build 10:
==> flow/design.v (excerpt) <==
module multiplier (
    output Ready,
    output Valid,
    output [31:0] R,
    input [15:0] X,
    input [15:0] Y,
    input Clk,
    input Rst
);
Size in the first run: ~1600 cells after synthesis, ~38 flip-flops, about 68 I/O pins.
==> flow/config.mk <==
export PLATFORM = sky130hd
export DESIGN_NAME = multiplier
export DESIGN_NICKNAME = multiplier
export VERILOG_FILES = /design/flow/design.v
export SDC_FILE = /design/flow/constraint.sdc
export NUM_CORES = 4
export LEC_CHECK = 0
export CAP_MARGIN = 20
export CELL_PAD_IN_SITES_DETAIL_PLACEMENT = 0
export CORE_ASPECT_RATIO = 1.88
export CORE_MARGIN = 2
export CORE_UTILIZATION = 28
export CTS_CLUSTER_SIZE = 75
export MIN_ROUTING_LAYER = met1
export SETUP_SLACK_MARGIN = 0.69
export SLEW_MARGIN = 10
export TNS_END_PERCENT = 5
==> flow/constraint.sdc <==
create_clock -name core_clock -period 9.48 [get_ports {Clk}]
set_input_delay 1.8960 -clock core_clock [delete_from_list [all_inputs] [get_ports {Clk}]]
set_output_delay 1.8960 -clock core_clock [all_outputs]
set_load 0.01 [all_outputs]
run.sh (not shown) runs the stock make flow with config.mk's settings and CLKGATE_MAP_FILE=.
Build 10 finished all stages; layout check result: FAIL, due to setup timing.
Relative to build 10, the following input files were edited for build 73:
Settings: CORE_UTILIZATION: 28 -> 31; CORE_ASPECT_RATIO: 1.88 -> unset; MIN_ROUTING_LAYER: met1 -> unset; CTS_CLUSTER_SIZE: 75 -> unset; TNS_END_PERCENT: 5 -> unset; SETUP_SLACK_MARGIN: 0.69 -> unset; CELL_PAD_IN_SITES_DETAIL_PLACEMENT: 0 -> unset; SLEW_MARGIN: 10 -> 20; the clock period (ns, I/O delays scaled along): 9.48 -> 12.7.
==> comparison <==
- Build 73 completed end to end with timing, DRC and antenna clean.
- Going from build 10 to build 73, sequential share of layout area now larger; critical path depth rose 6; reported sequential group power dropped about 26%; design area lost 7.8%; sequential standard cell area closely matched the old numbers.
- Of the two values seen for beginning of the critical path, X[11] was produced by build 10 and X[2] by build 73.
### build 73 -> build 4
Settings: an added TNS_END_PERCENT of 5; an added HOLD_SLACK_MARGIN of -0.08; an added CTS_CLUSTER_SIZE of 88; a change of CORE_UTILIZATION from 31 to 68; a change of the clock period (ns, I/O delays scaled along) from 12.7 to 11.9.
Notes after the runs:
Build 73 and build 4: one clean run, build 73; the rest did not finish clean. Switching power share of the total ended up 2.8 points higher on build 4 than on build 73. Worst setup path startpoint = X[2]: build 73; worst setup path startpoint = X[0]: build 4. Compared with build 73, in build 4 maximum clock skew at final layout went down by 0.010 ns, total die size now smaller, global router's overall resource usage increased 30 points, first-iteration DRC count +120%. On clock transition time at the flip-flop clock pins of the worst setup and hold paths, build 73 and build 4 are neck and neck. The sequential share of layout area was comparable across build 73 and build 4. Build 73 → build 4: clock share of power decreased by 1.4 points relative to the old numbers; setup slack decreased by 1.29 ns relative to the old numbers; peak fanout along the critical path decreased by 1 relative to the old numbers.
For build 47, these inputs were changed with respect to build 4:
Settings: changing CTS_CLUSTER_SIZE from 88 to 99; changing CORE_UTILIZATION from 68 to 69; removing TNS_END_PERCENT (formerly 5); setting ABC_AREA to 1 for the first time; setting PLACE_DENSITY to 0.36 for the first time; removing HOLD_SLACK_MARGIN (formerly -0.08); changing the clock period (ns, I/O delays scaled along) from 11.9 to 5.66.
Notes after the runs:
Build 47 never completed; the flow aborted with a tool error in clock tree synthesis. Build 47 — portion of the post-synthesis area used by sequential elements 1.4 points higher, build 4 as reference. In build 47 the adder-cell area share of the yosys netlist turned out 5.2 points higher than in build 4. Taking build 47 over build 4, the width of the die ratio works out to 0.910. Looking at global placement routability congestion, build 47 sits about 5.5% lower than build 4 does. Build 47 against build 4: core outline area shows a reduction of about 20%; number of instances in the synthesized netlist shows a reduction of about 15%; setup slack after placement shows a reduction of 4.15 ns; area figure in the yosys stat output shows a reduction of 17%.

---

## job 3853
Starting RTL as in the previous note.
clock: 13.0 ns
lec_check: 0
cap_margin: 20
core_margin: 2
core_utilization: 40
slew_margin: 20
#### Input delta (job 8797 over job 3853)
Settings: putting CTS_CLUSTER_DIAMETER at 27 where nothing was set; putting SETUP_SLACK_MARGIN at 2.14 where nothing was set; swapping 40 for 70 in CORE_UTILIZATION; putting ABC_AREA at 1 where nothing was set; swapping 13.0 for 8.75 in the clock period (ns, I/O delays scaled along).
Notes after the runs:
When the final numbers for job 8797 and job 3853 were put side by side, the detailed-placement wirelength estimate turned out to be greater in job 3853.
FAIL job 8797 @ 4_1_cts: tool exited with error
Between job 8797 and job 3853, it is job 8797 whose width of the chip is lower, by 52 um.
Compared with job 3853, job 8797 shows gate count of the mapped netlist that has gone down by more than 10%.
Row post-synthesis chip area from yosys: job 8797 lower / job 3853 higher
Looking only at post-synthesis mux area share, and setting everything else aside, the higher value of job 8797 and job 3853 goes to job 3853.
--- input diff job 8797..job 3347 ---
Settings: SETUP_SLACK_MARGIN: 2.14 -> unset; CTS_CLUSTER_DIAMETER: 27 -> unset; CORE_UTILIZATION: 70 -> 40; ABC_AREA: 1 -> unset; the clock period (ns, I/O delays scaled along): 8.75 -> 12.7.
- Every stage of the flow completed for job 3347, and the final layout passed the timing, DRC and antenna checks.
- Between job 8797 and job 3347, the die height is lower for job 8797.
- And-or/or-and share of the synthesized area on job 3347 is up relative to job 8797.
- Summary — combined area of all synthesized cells, job 3347 relative to job 8797: higher, by 20%.
- Site row count: job 3347 higher than job 8797
- Re die area: job 8797 and job 3347 aren't equal, and the lower value belongs to job 8797.
- Job 8797 → job 3347: share of synthesized cell area in full adder, half adder and majority cells saw a decrease; number of cell instances after yosys synthesis +232; post-synthesis cell count rose about 17%; share of synthesized area occupied by flip-flops and latches dropped 1.4 points.
- Re count of different cell masters after synthesis: job 8797 and job 3347 aren't equal, and the higher value belongs to job 3347.
Power and IR drop assume default switching activity.
